run 1:
==> flow/design.v (excerpt) <==
module main(
	input clk,
	input rst,
	input echo,
	input canal_serial_receptor,
	output canal_serial_transmisor,
	output servo1,
	output servo2,
	output servo3,
	output servo4,
	output servo5,
	output [7:0] leds,
	output trig,
	output [7:0] seg,
	output [3:0] an
    );	
		wire [8:0] distancia;
		wire [13:0] decimal;
		wire [7:0] ang_servo_1;
		wire [7:0] ang_servo_2;
		wire [7:0] ang_servo_3;
		wire [7:0] ang_servo_4;
		wire [7:0] ang_servo_5;
		assign leds = decimal[7:0];
		servo_pwm servo_pwm1 (
			.pos(ang_servo_1),  
			.clk(clk),
			.rst(rst),
			.servo_pulse(servo1)
		);
		servo_pwm servo_pwm2(
			.pos(ang_servo_2),  
			.clk(clk),
			.rst(rst),
			.servo_pulse(servo2)
		);
		servo_pwm servo_pwm3 (
			.pos(ang_servo_3),  
			.clk(clk),
			.rst(rst),
			.servo_pulse(servo3)
		);
		servo_pwm servo_pwm4 (
			.pos(ang_servo_4),  
			.clk(clk),
			.rst(rst),
			.servo_pulse(servo4)
		);
		servo_pwm servo_pwm5 (
			.pos(ang_servo_5),  
			.clk(clk),
			.rst(rst),
			.servo_pulse(servo5)
		);
		controlador_sensor_distancia controlador_sensor_distancia(
			.echo(echo),
			.clk(clk),
			.rst(rst),
			.distancia(distancia),
			.trig(trig)
		);
		controlador_etapa controlador_etapa(
			.distancia(distancia),
			.clk(clk),
			.rst(rst),
			.canal_serial_receptor(canal_serial_receptor),
			.decimal(decimal),
			.canal_serial_transmisor(canal_serial_transmisor),
			.ang_servo_1(ang_servo_1),
			.ang_servo_2(ang_servo_2),
			.ang_servo_3(ang_servo_3),
			.ang_servo_4(ang_servo_4),
			.ang_servo_5(ang_servo_5)
		);
		SevenSeg SevenSeg(
			.clk(clk),
			.rst(rst),
			.decimal({5'b00000, distancia}),
			.an(an),
			.seg(seg)
			);
endmodule
clock: 4.42 ns
lec_check: 0
abc_area: 0
cap_margin: 20
cell_pad_in_sites_detail_placement: 1
cell_pad_in_sites_global_placement: 3
core_margin: 6
core_utilization: 52
cts_cluster_diameter: 376
cts_cluster_size: 87
gpl_routability_driven: 0
gpl_timing_driven: 0
hold_slack_margin: -0.02
max_routing_layer: met4
min_routing_layer: met2
place_density: 0.93
slew_margin: 20
run.sh (not shown) runs the stock make flow with config.mk's settings and CLKGATE_MAP_FILE=.
Run 1 | ERROR | 3_1_place_gp_skip_io
### run 1 -> run 2
==> flow/config.mk <==
export PLATFORM = sky130hd
export DESIGN_NAME = main
export DESIGN_NICKNAME = main
export VERILOG_FILES = /design/flow/design.v
export SDC_FILE = /design/flow/constraint.sdc
export NUM_CORES = 4
export LEC_CHECK = 0
export ABC_AREA = 1
export CAP_MARGIN = 20
export CELL_PAD_IN_SITES_GLOBAL_PLACEMENT = 2
export CORE_ASPECT_RATIO = 0.55
export CORE_MARGIN = 3
export CORE_UTILIZATION = 55
export CTS_CLUSTER_DIAMETER = 233
export CTS_CLUSTER_SIZE = 72
export GPL_ROUTABILITY_DRIVEN = 0
export GPL_TIMING_DRIVEN = 0
export MAX_ROUTING_LAYER = met5
export PLACE_DENSITY_LB_ADDON = 0.28
export SLEW_MARGIN = 20
export TNS_END_PERCENT = 100
==> flow/constraint.sdc <==
create_clock -name core_clock -period 10.0 [get_ports {clk}]
set_input_delay 2.0000 -clock core_clock [delete_from_list [all_inputs] [get_ports {clk}]]
set_output_delay 2.0000 -clock core_clock [all_outputs]
set_load 0.01 [all_outputs]
[summary]
- Diff run 1 -> run 2: floorplan utilization moved up, average size of a mapped cell moved down, fraction of the mapped netlist area in compound gates level, area of the core moved down, die extent in x moved up.
- Cell count after synthesis in run 2 is about 12% higher than in run 1
- Run 2 | ERROR | 3_1_place_gp_skip_io
- Run 1 -> run 2: area of the mapped netlist decreased slightly
What run 3 does differently from run 2 at the input level:
--- a/flow/config.mk
+++ b/flow/config.mk
@@ -16,3 +16 @@
-export GPL_ROUTABILITY_DRIVEN = 0
-export GPL_TIMING_DRIVEN = 0
-export MAX_ROUTING_LAYER = met5
+export MAX_ROUTING_LAYER = met4
Findings:
- Run 3 did not finish; the tool stopped in 3_1_place_gp_skip_io with error FLW-0024.
- Run 2 → run 3: area fraction in and, or, nand and nor cells after synthesis barely changed, synthesized instance count barely changed.
- Re async set-or-reset flop fraction in the synthesized netlist: no difference whatsoever between run 3 and run 2.
- Re synthesized area: no difference whatsoever between run 3 and run 2.
- Run 3 vs. run 2: synthesized-area fraction occupied by adder cells saw little to no change; chip area estimate from yosys synthesis closely matched the old numbers; die height barely changed.
Input changes introduced in run 4 (baseline for comparison: run 3):
==> flow/config.mk <==
export PLATFORM = sky130hd
export DESIGN_NAME = main
export DESIGN_NICKNAME = main
export VERILOG_FILES = /design/flow/design.v
export SDC_FILE = /design/flow/constraint.sdc
export NUM_CORES = 4
export LEC_CHECK = 0
export ABC_AREA = 1
export CAP_MARGIN = 20
export CORE_MARGIN = 2
export CORE_UTILIZATION = 72
export CTS_CLUSTER_DIAMETER = 349
export MAX_ROUTING_LAYER = met4
export SETUP_SLACK_MARGIN = 0.49
export SLEW_MARGIN = 5
==> flow/constraint.sdc <==
create_clock -name core_clock -period 4.16 [get_ports {clk}]
set_input_delay 0.8320 -clock core_clock [delete_from_list [all_inputs] [get_ports {clk}]]
set_output_delay 0.8320 -clock core_clock [all_outputs]
set_load 0.01 [all_outputs]
--- outcome ---
- Run 4 finished all stages; however, its layout fails the closing checks, the failures being negative setup slack.
- Status: chip area estimate from yosys synthesis parity (run 3, run 4)
- For yosys cell count, run 3 and run 4 come out practically identical.
- Run 4 -> run 3: async set or reset register ratio after synthesis flat
- Re sequential cell area fraction in the yosys report: no difference whatsoever between run 4 and run 3.
- Against run 3, area enclosed by the die boundary in run 4 came out better.
- Max pre-placement core utilization across run 3 and run 4: run 4
- The x dimension of the die reported for run 4 is smaller than that of run 3 by about 35%.
- [run 4] die span in y rose about 16% relative to run 3
- Area of the core in run 4 is 22% below run 3.
